Design circ, start of the top module:
module circ(clk, reset, pushin, Xin, Rin, pushout, Yout);
input clk,reset,pushin;
input [23:0] Xin,Rin;
output pushout;
output [23:0] Yout;
reg [23:0] Xl,Rl;
reg V1;
reg [47:0] X2,R2,diff,Diff;
reg V2;
reg V3;
reg [24:0] res;
reg [26:0] rv;
always @(posedge(clk) or posedge(reset)) begin
  if(reset) begin
    V1<=0;
    Xl<=0;
    Rl<=0;
  end else begin
    V1<= pushin;
    Xl<= Xin;
    Rl<= Rin;
  end
end
always @(posedge(clk) or posedge(reset)) begin
  if(reset) begin
    V2 <= 0;
    X2 <= 0;
    R2 <= 0;
  end else begin
    V2 <= V1;
    X2 <= Xl*Xl;
    R2 <= Rl*Rl;
  end
end
always @(posedge(clk) or posedge(reset)) begin
 if(reset) begin
  V3 <= 0;
  Diff <= 0;
 end else begin
  V3 <= V2;
  Diff <= R2-X2;
 end
end
integer ix;
always @(*) begin
 res=0;
 rv=0;
 diff=Diff;
 for(ix=0; ix < 24; ix=ix+1) begin 
   rv = { rv[24:0], diff[47:46] };
   diff={ diff[45:0],2'b0};
   if( { 1'b0,res[23:0],2'b1 } <= rv ) begin
     rv=rv - { 1'b0,res[23:0],2'b1 };
     res = { res[23:0],1'b1 };
   end else res= { res[23:0],1'b0 };
 end
end
assign pushout=V3;
assign Yout = res[23:0];
endmodule
Size in the first run: about 11,000 cells after synthesis, ~190 flip-flops, about 76 I/O pins, ~0.075 mm2 of cells after synthesis.
==> flow/config.mk <==
export PLATFORM = sky130hd
export DESIGN_NAME = circ
export DESIGN_NICKNAME = circ
export VERILOG_FILES = /design/flow/design.v
export SDC_FILE = /design/flow/constraint.sdc
export NUM_CORES = 4
export LEC_CHECK = 0
export ABC_AREA = 1
export CAP_MARGIN = 5
export CORE_MARGIN = 2
export CORE_UTILIZATION = 72
export CTS_CLUSTER_DIAMETER = 397
export CTS_CLUSTER_SIZE = 36
export PLACE_DENSITY = 0.66
export SETUP_SLACK_MARGIN = -2.0
export SLEW_MARGIN = 20
==> flow/constraint.sdc <==
create_clock -name core_clock -period 45.3 [get_ports {clk}]
set_input_delay 9.0600 -clock core_clock [delete_from_list [all_inputs] [get_ports {clk}]]
set_output_delay 9.0600 -clock core_clock [all_outputs]
set_load 0.01 [all_outputs]
run.sh (not shown) runs the stock make flow with config.mk's settings and CLKGATE_MAP_FILE=.
The baseline aborted during global routing, error GRT-0116.
Change:
==> flow/config.mk (replaced) <==
export PLATFORM = sky130hd
export DESIGN_NAME = circ
export DESIGN_NICKNAME = circ
export VERILOG_FILES = /design/flow/design.v
export SDC_FILE = /design/flow/constraint.sdc
export NUM_CORES = 4
export LEC_CHECK = 0
export CAP_MARGIN = 20
export CORE_MARGIN = 2
export CORE_UTILIZATION = 40
export SLEW_MARGIN = 20
==> flow/constraint.sdc (replaced) <==
create_clock -name core_clock -period 80.0 [get_ports {clk}]
set_input_delay 16.0000 -clock core_clock [delete_from_list [all_inputs] [get_ports {clk}]]
set_output_delay 16.0000 -clock core_clock [all_outputs]
set_load 0.01 [all_outputs]
Outcome:
- The new run produced a clean layout
- die area came out higher by 67%
- synthesized area came out lower by about 7%
- synthesized cell count came out lower by about 23%

========
## run A
circ again, from the RTL that the note above started with.
make LEC_CHECK=0 ABC_AREA=1 CAP_MARGIN=20 CELL_PAD_IN_SITES_GLOBAL_PLACEMENT=1 CORE_MARGIN=2 CORE_UTILIZATION=53 CTS_CLUSTER_DIAMETER=333 CTS_CLUSTER_SIZE=99 PLACE_DENSITY_LB_ADDON=0.27 SLEW_MARGIN=0 finish   # period 80.0 ns
Run A completed end to end with timing, DRC and antenna clean.
[inputs] run B vs run A
Settings: putting SETUP_SLACK_MARGIN at 5.0 where nothing was set; putting CORE_ASPECT_RATIO at 1.14 where nothing was set; putting CELL_PAD_IN_SITES_DETAIL_PLACEMENT at 2 where nothing was set; putting HOLD_SLACK_MARGIN at 0.28 where nothing was set; swapping 1 for 0 in CELL_PAD_IN_SITES_GLOBAL_PLACEMENT; clearing CTS_CLUSTER_DIAMETER, which used to be 333; putting MIN_ROUTING_LAYER at met2 where nothing was set; clearing CTS_CLUSTER_SIZE, which used to be 99; swapping 53 for 67 in CORE_UTILIZATION; putting TNS_END_PERCENT at 40 where nothing was set; clearing ABC_AREA, which used to be 1; swapping 2 for 3 in CORE_MARGIN; clearing PLACE_DENSITY_LB_ADDON, which used to be 0.27; swapping 0 for 20 in SLEW_MARGIN.
Taking run A as the reference, in run B post-synthesis adder-cell area fraction picked up an extra 2.8 points, post-synthesis simple-gate area fraction has decreased, area fraction in compound gates after synthesis shows an increase of 9.1 points. Run B did not run to completion, as it errored out during detailed placement (3_5_place_dp). Going from run A to run B, chip area line of the yosys report shrank by a few percent.
Here is what was changed in the inputs of run C compared with run B.
Settings: removing CELL_PAD_IN_SITES_GLOBAL_PLACEMENT (formerly 0); changing CORE_MARGIN from 3 to 2; changing CORE_UTILIZATION from 67 to 40; changing CORE_ASPECT_RATIO from 1.14 to 1.39; removing HOLD_SLACK_MARGIN (formerly 0.28); setting GPL_ROUTABILITY_DRIVEN to 0 for the first time; changing TNS_END_PERCENT from 40 to 45; removing MIN_ROUTING_LAYER (formerly met2); removing CELL_PAD_IN_SITES_DETAIL_PLACEMENT (formerly 2); removing SETUP_SLACK_MARGIN (formerly 5.0); changing SLEW_MARGIN from 20 to 10.
## What came out
- The die footprint in run C is 1.6 times that in run B.
- Run C was carried through to the last stage, and its layout satisfied the timing, design-rule and antenna checks.
- Delta (run C minus run B): area of the core now sits higher; chip area in the Yosys report now sits at about the same level.
- As far as mean area per synthesized cell is concerned, run C and run B perform about the same.
What run D does differently from run C at the input level:
Settings: removing GPL_ROUTABILITY_DRIVEN (formerly 0); setting CTS_CLUSTER_SIZE to 99 for the first time; setting CELL_PAD_IN_SITES_GLOBAL_PLACEMENT to 1 for the first time; changing SLEW_MARGIN from 10 to 0; changing TNS_END_PERCENT from 45 to 5; setting ABC_AREA to 0 for the first time; setting PLACE_DENSITY to 0.86 for the first time; removing CORE_ASPECT_RATIO (formerly 1.39); changing CORE_UTILIZATION from 40 to 53; setting CTS_CLUSTER_DIAMETER to 333 for the first time.
## What came out
Per the comparison of run D with run C, normalized max-slew margin went up; count of clock-buffer cells in the layout went up.
Looking at global-route usage across run D and run C, the one that comes out lower is run C.
Per the comparison of run D with run C, first-pass GRT wire length now smaller; final critical-path setup slack rose 0.34 ns; count of routing violations after the opening detailed-route iteration +10%; shortest clock period the worst path allows after layout saw a decrease.
From run C to run D, post-synthesis instance area did not move at all.
Edits applied to the flow inputs when going from run D to run E:
Settings: TNS_END_PERCENT removed (was 5); CORE_UTILIZATION changed from 53 to 34; PLACE_DENSITY changed from 0.86 to 0.83.
Findings:
Run E reports its critical path startpoint as Diff[46]$_DFF_PP0_ while run D reports Diff[45]$_DFF_PP0_. Run E against run D: largest net degree at the start of global routing fell 5.6%; worst reg2reg path depth rose 1. Going from run D to run E, via count of the routed design went down; remaining max-slew budget at the tightest pin went up.
Relative to run E, the following input files were edited for run F:
Settings: CELL_PAD_IN_SITES_DETAIL_PLACEMENT: unset -> 2; CORE_MARGIN: 2 -> 3; SETUP_SLACK_MARGIN: unset -> 5.0; CORE_UTILIZATION: 34 -> 67; CTS_CLUSTER_DIAMETER: 333 -> unset; CTS_CLUSTER_SIZE: 99 -> unset; TNS_END_PERCENT: unset -> 40; MIN_ROUTING_LAYER: unset -> met2; ABC_AREA: 0 -> unset; SLEW_MARGIN: 0 -> 20; PLACE_DENSITY: 0.83 -> unset.
- Run F did not run to completion, as it errored out during detailed placement (3_5_place_dp).
- Per the comparison of run F with run E, die boundary height fell 130 um, share of synthesized cell area in and, or, nand and nor gates saw little to no change.
- When the final numbers for run E and run F were put side by side, the die area turned out to be smaller in run F.
- Run F vs. run E: core area went down by 50%.
- Run F — starting utilization of the core area 34 points higher, run E as reference
- Re share of synthesized cell area in full adder, half adder and majority cells: no difference whatsoever between run E and run F.
- Reported for run E and run F, post-synthesis share of cell area spent on xor and xnor gates turned out identical to the last digit.
- The run showing the smaller width of the chip is run F.
- Diff run E..run F | async set or reset register ratio after synthesis | unchanged
- Run F -> run E: yosys stat chip area delta 0, exact match
- Sort run E and run F by number of rows in the core area desc -> top: run E
